==> inputs of cedar <==
Design snack, start of the top module:
module snack(
    input ps2_data,
    input ps2_clk,
    input clk,
    input [1:0] speed_mode,
    input rst_n,
    input key,
    output hsync,
    output vsync,
    output beep,
    output [3:0] vga_r,
    output [3:0] vga_g,
    output [3:0] vga_b
    );
clock: 5.7 ns
lec_check: 0
cap_margin: 20
core_margin: 2
core_utilization: 72
cts_cluster_diameter: 74
cts_cluster_size: 10
hold_slack_margin: 0.29
place_density: 0.4
setup_slack_margin: 1.69
slew_margin: 20
run.sh (not shown) runs the stock make flow with config.mk's settings and CLKGATE_MAP_FILE=.
==> inputs of juniper, as changes to cedar <==
ABC_AREA = 1   (was unset)
CAP_MARGIN = 40   (was 20)
CTS_CLUSTER_DIAMETER = 312   (was 74)
CTS_CLUSTER_SIZE = 15   (was 10)
PLACE_DENSITY = unset   (was 0.4)
PLACE_DENSITY_LB_ADDON = 0.03   (was unset)
SETUP_SLACK_MARGIN = -0.34   (was 1.69)
==> inputs of onyx, as changes to cedar <==
ABC_AREA = 1   (was unset)
CAP_MARGIN = 30   (was 20)
CELL_PAD_IN_SITES_DETAIL_PLACEMENT = 0   (was unset)
CELL_PAD_IN_SITES_GLOBAL_PLACEMENT = 0   (was unset)
CTS_CLUSTER_DIAMETER = 79   (was 74)
CTS_CLUSTER_SIZE = 14   (was 10)
MIN_ROUTING_LAYER = met1   (was unset)
PLACE_DENSITY = unset   (was 0.4)
PLACE_DENSITY_LB_ADDON = 0.03   (was unset)
SETUP_SLACK_MARGIN = 1.39   (was 1.69)
==> reports/qor.csv <==
stage;metric;value;unit
run_status;status;no timing/DRC/antenna violations;
global_route;antenna_found_initial;4;
synth;synth.area.top_cells;dfrtp_1 21%, ha_1 19%, xor2_1 11%;
flow_run;warnings;100;
setup_path;crit_chain;ha_1 > o21ai_0 > nor2_1 > inv_1 > nor2_1 > nand3_1 > xor2_1 > ha_1 > nand2_1 > nor2_1 > nand2_1 > o21ai_0 > nand3_1 > nor2_1 > nand2_1 > nand2_1 > nor2_1 > nand2_1 > nor2_1 > nand3_1 > nand2_1 > nand2_1 > nand2_1;
floorplan;fp_util;72.45;%
setup_path;path_max_fanout;7;
synth;yosysSeqAreaShare;24.97;%
(the above is from juniper)
==> reports/qor.csv <==
stage;metric;value;unit
synth;yosysSeqAreaShare;25.87;%
floorplan;fp_util;72.51;%
setup_path;crit_chain;buf_4 > ha_1 > a21o_1 > a221oi_1 > o21ai_0 > a21oi_1 > o221ai_1 > nor3_1 > a2111o_1 > o32ai_1;
run_status;status;no timing/DRC/antenna violations;
setup_path;path_max_fanout;17;
synth;synth.area.top_cells;dfrtp_1 22%, ha_1 20%, nand2_1 8.2%;
global_route;antenna_found_initial;2;
(the above is from cedar)
==> reports/qor.csv <==
stage;metric;value;unit
placement;routabilityCongestion;1.031;
global_route;busiest_layer;met2;
flow_run;warnings;107;
floorplan;fp_util;72.45;%
run_status;status;no timing/DRC/antenna violations;
route;met3_length;19.85;mm
setup_path;crit_chain;ha_1 > o21ai_0 > nor2_1 > inv_1 > nor2_1 > nand3_1 > xor2_1 > ha_1 > nand2_1 > nor2_1 > nand2_1 > o21ai_0 > nand3_1 > nor2_1 > nand2_1 > nand2_1 > nor2_1 > nand2_1 > nor2_1 > nand3_1 > nand2_1 > nand2_1 > nand2_1;
synth;yosysSeqAreaShare;24.97;%
global_route;antenna_found_initial;4;
timing;fin_hold_ws;0.3556;ns
setup_path;path_max_fanout;6;
(the above is from onyx)

==> inputs of build 64 <==
snack again, from the RTL that the note above started with.
Design snack, start of the top module:
module snack(
    input ps2_data,
    input ps2_clk,
    input clk,
    input [1:0] speed_mode,
    input rst_n,
    input key,
    output hsync,
    output vsync,
    output beep,
    output [3:0] vga_r,
    output [3:0] vga_g,
    output [3:0] vga_b
    );
    wire key_r,key_l,key_u,key_d;
    PS2 ps2(.clk(clk),.rst(!rst_n),.ps2_clk(ps2_clk),.ps2_data(ps2_data),.up(key_u),.left(key_l),.right(key_r),.down(key_d));
    wire [9:0] col;
    wire [8:0] row;
    wire [9:0] box_x;
    wire [8:0] box_y;
    wire drive;
    wire snake_r;
    wire snake_head;
    snack_control u1_snack_control(
        .clk(clk),
        .rst_n(rst_n),
        .key_r(key_r),
        .key_l(key_l),
        .key_u(key_u),
        .key_d(key_d),
        .box_x(box_x),
        .box_y(box_y),
        .x_pos(col),
        .y_pos(row),
        .speed_mode(speed_mode),
        .drive(drive),
        .snack_r(snake_r),
        .snake_head(snake_head)
                  );
    random_box u1_random_box(
        .clk(clk),
        .rst_n(rst_n),
        .drive(drive), 
        .box_x(box_x), 
        .box_y(box_y)
    );
    wire [11:0] pixel;
    wire rdn;
    reg control_signal;
    wire [3:0]vga_r1;
    wire [3:0]vga_g1;
    wire [3:0]vga_b1;
    wire hsync1;
    wire vsync1;
    wire [3:0]vga_r2;
    wire [3:0]vga_g2;
    wire [3:0]vga_b2;
    wire hsync2;
    wire vsync2;
    VGA vga0(
        .clk(clk),
        .rst(!rst_n),
        .R(vga_r1),
        .G(vga_g1),
        .B(vga_b1),
        .HS(hsync1),
        .VS(vsync1),
        .row(row),
        .col(col),
        .rdn(rdn),
        .Din(pixel)
    );
    assign vga_r2 = 4'h0;
    assign vga_g2 = 4'h0;
    assign vga_b2 = 4'h0;
    assign hsync2 = 1'b0;
    assign vsync2 = 1'b0;
    draw_snake draw(
        .clk(clk),
        .rdn(rdn),
        .row(row),
        .col(col),
        .rst_n(rst_n),
  ...
clock: 6.76 ns
lec_check: 0
cap_margin: 20
cell_pad_in_sites_detail_placement: 1
core_margin: 2
core_utilization: 53
cts_cluster_size: 97
place_density_lb_addon: 0.07
slew_margin: 20
==> build 78: changes against build 64 <==
--- a/flow/config.mk
+++ b/flow/config.mk
@@ -8,7 +8,4 @@
 export CAP_MARGIN = 20
-export CELL_PAD_IN_SITES_DETAIL_PLACEMENT = 1
 export CORE_MARGIN = 2
-export CORE_UTILIZATION = 53
-export CTS_CLUSTER_SIZE = 97
-export PLACE_DENSITY_LB_ADDON = 0.07
+export CORE_UTILIZATION = 55
 export SLEW_MARGIN = 20
==> flow/constraint.sdc (replaced) <==
create_clock -name core_clock -period 10.7 [get_ports {clk}]
set_input_delay 2.1400 -clock core_clock [delete_from_list [all_inputs] [get_ports {clk}]]
set_output_delay 2.1400 -clock core_clock [all_outputs]
set_load 0.01 [all_outputs]
==> build 80: changes against build 64 <==
--- a/flow/config.mk
+++ b/flow/config.mk
@@ -8,7 +8,4 @@
 export CAP_MARGIN = 20
-export CELL_PAD_IN_SITES_DETAIL_PLACEMENT = 1
 export CORE_MARGIN = 2
-export CORE_UTILIZATION = 53
-export CTS_CLUSTER_SIZE = 97
-export PLACE_DENSITY_LB_ADDON = 0.07
+export CORE_UTILIZATION = 58
 export SLEW_MARGIN = 20
==> flow/constraint.sdc (replaced) <==
create_clock -name core_clock -period 16.4 [get_ports {clk}]
set_input_delay 3.2800 -clock core_clock [delete_from_list [all_inputs] [get_ports {clk}]]
set_output_delay 3.2800 -clock core_clock [all_outputs]
set_load 0.01 [all_outputs]
==> qor summary <==
metric	build 80	build 64	build 78
End of the critical path	vga_g[1]	draw.pixel[6]	draw.pixel[6]
FILL cells	8476	12304	9098
Part of the total power dissipated in the clock network	0.410	0.410	0.405
Switching share of total power	0.3225	0.3320	0.3266
Initial antenna violation count	5	5	2
Result of the run	no timing/DRC/antenna violations	no timing/DRC/antenna violations	no timing/DRC/antenna violations
Number of global-route vias before repair	45229	51970	45777
Setup slack of the critical path after layout	11.28 ns	2.219 ns	6.181 ns
Fraction of area in multi-input gates	0.6569	0.6528	0.6576
P_int	2.828 mW	6.912 mW	4.302 mW
Horiz. Die Dim	311.9 um	326.1 um	320.2 um
Count of non-filler cells in the finished layout	7728	7868	7755
Wire length on met1	76220 um	82240 um	79580 um
Standard cell area after detailed placement	0.05559 mm2	0.05591 mm2	0.05561 mm2
Total Wirelength	171200 um	194100 um	175000 um
Critical path peak fanout	4	7	27
Worst hold margin	0.3547 ns	0.3576 ns	0.3734 ns
Power and IR drop assume default switching activity.
